// top
module top(input clk, rst_raw, up, left, right, down, 
           input [15:0]switches, output dp,a,b,c,d,e,f,g, output [3:0]anode,
           output load_done, output reg fsm_done);
Size in the first run: ~1200 cells after synthesis, roughly 230 flip-flops, roughly 36 I/O pins.
==> flow/config.mk <==
export PLATFORM = sky130hd
export DESIGN_NAME = top
export DESIGN_NICKNAME = top
export VERILOG_FILES = /design/flow/design.v
export SDC_FILE = /design/flow/constraint.sdc
export NUM_CORES = 4
export LEC_CHECK = 0
export CAP_MARGIN = 20
export CORE_MARGIN = 2
export CORE_UTILIZATION = 70
export CTS_CLUSTER_DIAMETER = 374
export CTS_CLUSTER_SIZE = 13
export SETUP_SLACK_MARGIN = -0.66
export SLEW_MARGIN = 20
==> flow/constraint.sdc <==
create_clock -name core_clock -period 6.44 [get_ports {clk}]
set_input_delay 1.2880 -clock core_clock [delete_from_list [all_inputs] [get_ports {clk}]]
set_output_delay 1.2880 -clock core_clock [all_outputs]
set_load 0.01 [all_outputs]
run.sh (not shown) runs the stock make flow with config.mk's settings and CLKGATE_MAP_FILE=.
Change:
Settings changed: CORE_UTILIZATION 70 to 72, CTS_CLUSTER_DIAMETER 374 to default, CTS_CLUSTER_SIZE 13 to 14, SETUP_SLACK_MARGIN -0.66 to 1.5.
Clock period 6.44 ns to 6.16 ns, I/O delays scaled along.
- sequential cell count is unchanged
- clock skew shrinks by 0.0036 ns
- wire length grows by a few percent
- combinational power grows by a few percent
- clock-buffer cell count grows by 2
- die size shrinks by a few percent
- area after synthesis is unchanged
- total power grows by a little under a tenth
- first-iteration DRC count grows by about a fifth
- final area grows slightly
Change:
Settings changed: CORE_UTILIZATION 72 to 40, CTS_CLUSTER_SIZE 14 to default, SETUP_SLACK_MARGIN 1.5 to default.
Clock period 6.16 ns to 4.25 ns, I/O delays scaled along.
Synthesized cell count is unchanged.
Cell count increases by 12%.
Non-clock buffer count increases by 1.
Wire length is about the same.
Utilization decreases by 35 points.
Worst hold slack loses 0.016 ns.
Global-route usage decreases by 11 points.
Via count decreases by 4.9%.
Die area increases by 77%.
Cell area increases by 2.7%.
Combinational power increases by 45%.
Change:
Settings changed: CORE_UTILIZATION 40 to 66.
Clock period 4.25 ns to 4.33 ns, I/O delays scaled along.
Die area drops by 39%.
Setup slack is better by 0.0071 ns.
Area after synthesis stays the same.
Wire length drops by 1.7%.
Change:
Settings changed: CORE_UTILIZATION 66 to 36.
Clock period 4.33 ns to 4.25 ns, I/O delays scaled along.
Setup slack degrades by 0.090 ns.
Sequential cell count is unchanged.
Cell count goes up by roughly a tenth.
Clock power climbs by a quarter to a third.
Non-clock buffer count shrinks by 1.

========
Starting RTL as in the previous note.
==> flow/config.mk <==
export PLATFORM = sky130hd
export DESIGN_NAME = top
export DESIGN_NICKNAME = top
export VERILOG_FILES = /design/flow/design.v
export SDC_FILE = /design/flow/constraint.sdc
export NUM_CORES = 4
export LEC_CHECK = 0
export CAP_MARGIN = 20
export CORE_MARGIN = 2
export CORE_UTILIZATION = 58
export CTS_CLUSTER_DIAMETER = 224
export GPL_ROUTABILITY_DRIVEN = 1
export MIN_ROUTING_LAYER = met1
export PLACE_DENSITY_LB_ADDON = 0.16
export SETUP_SLACK_MARGIN = 1.44
export SLEW_MARGIN = 30
==> flow/constraint.sdc <==
create_clock -name core_clock -period 6.21 [get_ports {clk}]
set_input_delay 1.2420 -clock core_clock [delete_from_list [all_inputs] [get_ports {clk}]]
set_output_delay 1.2420 -clock core_clock [all_outputs]
set_load 0.01 [all_outputs]
Change:
- CORE_UTILIZATION: 58 -> 72
- CTS_CLUSTER_SIZE: default -> 14
- GPL_ROUTABILITY_DRIVEN: 1 -> 0
- SETUP_SLACK_MARGIN: 1.44 -> default
- SLEW_MARGIN: 30 -> 40
- clock period: 6.21 -> 3.03 ns (I/O delays scaled with it)
After rerunning: The changed run passed the timing, DRC and antenna checks; sequential cell count is unchanged; total power rises by 100%; cell area is about the same; non-clock buffer count rises by 33; setup slack got worse by 2.3 ns; wire length rises by 5.6%.
Change:
- ABC_AREA: default -> 1
- CTS_CLUSTER_DIAMETER: 224 -> default
- CTS_CLUSTER_SIZE: 14 -> 21
- GPL_ROUTABILITY_DRIVEN: 0 -> default
- MIN_ROUTING_LAYER: met1 -> default
- SETUP_SLACK_MARGIN: default -> 0.37
- SLEW_MARGIN: 40 -> 20
- clock period: 3.03 -> 2.43 ns (I/O delays scaled with it)
Outcome: Sequential power increases by 21%; sequential share of layout area falls by 0.89 points; worst setup slack degrades by 0.15 ns; hold slack degrades by 0.037 ns.

========
top again, from the RTL that the note above started with.
Settings: LEC_CHECK=0, ABC_AREA=1, CAP_MARGIN=25, CORE_ASPECT_RATIO=1.42, CORE_MARGIN=2, CORE_UTILIZATION=50, CTS_CLUSTER_DIAMETER=221, GPL_ROUTABILITY_DRIVEN=0, HOLD_SLACK_MARGIN=0.15, MAX_ROUTING_LAYER=met4, MIN_ROUTING_LAYER=met2, PLACE_DENSITY_LB_ADDON=0.16, SETUP_SLACK_MARGIN=1.44, SLEW_MARGIN=40; clock period 7.52 ns.
The first run produced a clean layout.
Rerun with:
- CORE_MARGIN: 2 -> 5
- CORE_UTILIZATION: 50 -> 51
- GPL_TIMING_DRIVEN: default -> 1
- HOLD_SLACK_MARGIN: 0.15 -> default
- SLEW_MARGIN: 40 -> 30
=> Count of clock-buffer cells in the layout went down by 1. Cell count is unchanged. Fmax went down slightly. Utilization went up by 0.22 points. Flip-flop count stays the same. Wire length went up slightly.
Rerun with:
- ABC_AREA: 1 -> default
- CAP_MARGIN: 25 -> 0
- CELL_PAD_IN_SITES_GLOBAL_PLACEMENT: default -> 2
- CORE_ASPECT_RATIO: 1.42 -> default
- CORE_MARGIN: 5 -> 8
- CORE_UTILIZATION: 51 -> 40
- CTS_CLUSTER_DIAMETER: 221 -> default
- GPL_TIMING_DRIVEN: 1 -> default
- PLACE_DENSITY_LB_ADDON: 0.16 -> default
- SETUP_SLACK_MARGIN: 1.44 -> default
- SLEW_MARGIN: 30 -> 20
- clock period: 7.52 -> 10.0 ns (I/O delays scaled with it)
- wire length increases by 8.2%
- final area increases by 3.1%
- core utilization decreases by 12 points
- sequential cell count is unchanged
- setup slack is better by 1.4 ns
- critical path depth increases by 1
Rerun with:
- CORE_ASPECT_RATIO: default -> 0.95
- CORE_UTILIZATION: 40 -> 34
- MAX_ROUTING_LAYER: met4 -> met5
- SETUP_SLACK_MARGIN: default -> 2.97
- TNS_END_PERCENT: default -> 45
The changed run passed the timing, DRC and antenna checks. Power is higher by a few percent. Non-clock buffer count is unchanged. Via count barely changes.

========
Starting RTL as in the previous note.
clock: 2.39 ns
lec_check: 0
abc_area: 1
cap_margin: 20
core_margin: 2
core_utilization: 72
cts_cluster_diameter: 224
cts_cluster_size: 14
gpl_routability_driven: 0
hold_slack_margin: 0.29
min_routing_layer: met1
place_density_lb_addon: 0.16
setup_slack_margin: 0.31
slew_margin: 40
tns_end_percent: 65
Next try:
- GPL_ROUTABILITY_DRIVEN: 0 -> 1
- HOLD_SLACK_MARGIN: 0.29 -> default
- MAX_ROUTING_LAYER: default -> met4
- SETUP_SLACK_MARGIN: 0.31 -> 0.62
- TNS_END_PERCENT: 65 -> default
The new run aborted during global routing (5_1_grt), error GRT-0232.
Die area stays the same.
Synthesized area is unchanged.
Synthesized cell count does not change.
Next try:
- ABC_AREA: 1 -> default
- CTS_CLUSTER_DIAMETER: 224 -> default
- CTS_CLUSTER_SIZE: 14 -> 10
- GPL_ROUTABILITY_DRIVEN: 1 -> default
- MAX_ROUTING_LAYER: met4 -> default
- MIN_ROUTING_LAYER: met1 -> default
- PLACE_DENSITY_LB_ADDON: 0.16 -> default
- SETUP_SLACK_MARGIN: 0.62 -> default
- SLEW_MARGIN: 40 -> 20
- clock period: 2.39 -> 2.43 ns (I/O delays scaled with it)
Now the flow produced a clean layout.
Area after synthesis is higher by about 2.3%.
Synthesized cell count falls by 14%.
Die area grows by about 2.2%.
Next try:
- CORE_UTILIZATION: 72 -> 64
- CTS_CLUSTER_SIZE: 10 -> default
- clock period: 2.43 -> 4.45 ns (I/O delays scaled with it)
Outcome: The new run ran to the end with no violations. Sequential power fell by 45%. Combinational power fell by 56%. Final cell count fell by 6.3%.
Next try:
- CORE_UTILIZATION: 64 -> 70
- CTS_CLUSTER_SIZE: default -> 13
- SETUP_SLACK_MARGIN: default -> -0.66
- clock period: 4.45 -> 6.6 ns (I/O delays scaled with it)
Outcome:
- The new run finished clean
- clock skew barely changes
- critical path depth is unchanged
- synthesized cell count is unchanged
- cell area shrinks by about 0.5%
- wire length grows by about 2.5%
- register-to-register slack gains 2.1 ns
- power shrinks by about 33%
- via count grows by 2.7%
- utilization grows by 6.2 points
Next try:
- CTS_CLUSTER_SIZE: 13 -> 32
- SETUP_SLACK_MARGIN: -0.66 -> 1.5
- clock period: 6.6 -> 6.16 ns (I/O delays scaled with it)
What happened:
- total power went up by 7.8%
- routed wire length hardly moves
- non-clock buffer count went down by 2
- design area stays flat
- core utilization went up by 0.18 points
- global-route usage went down by 0.59 points
- final cell count barely changes
- setup slack got worse by 0.19 ns
- hold slack improved by 0.0044 ns

========
Starting RTL as in the previous note.
Settings: LEC_CHECK=0, ABC_AREA=1, CAP_MARGIN=20, CELL_PAD_IN_SITES_DETAIL_PLACEMENT=1, CELL_PAD_IN_SITES_GLOBAL_PLACEMENT=0, CORE_MARGIN=3, CORE_UTILIZATION=21, GPL_ROUTABILITY_DRIVEN=0, GPL_TIMING_DRIVEN=1, MIN_ROUTING_LAYER=met2, SETUP_SLACK_MARGIN=0.0, SLEW_MARGIN=20, TNS_END_PERCENT=75; clock period 2.79 ns.
==> next run, changes <==
==> flow/config.mk (replaced) <==
export PLATFORM = sky130hd
export DESIGN_NAME = top
export DESIGN_NICKNAME = top
export VERILOG_FILES = /design/flow/design.v
export SDC_FILE = /design/flow/constraint.sdc
export NUM_CORES = 4
export LEC_CHECK = 0
export CAP_MARGIN = 20
export CORE_MARGIN = 2
export CORE_UTILIZATION = 72
export CTS_CLUSTER_SIZE = 21
export SLEW_MARGIN = 20
==> flow/constraint.sdc (replaced) <==
create_clock -name core_clock -period 2.43 [get_ports {clk}]
set_input_delay 0.4860 -clock core_clock [delete_from_list [all_inputs] [get_ports {clk}]]
set_output_delay 0.4860 -clock core_clock [all_outputs]
set_load 0.01 [all_outputs]
This time the run completed, yet does not pass: setup timing.
Final area grows by 1.7%.
First-iteration DRC count shrinks by 58%.
Count of clock-buffer cells in the layout shrinks by 6.
Combinational power grows by about 23%.
Via count shrinks by 28%.
Wire length shrinks by 8.6%.
Sequential power grows by about 17%.
No activity file was given, so power comes from the tool's default toggle rates.
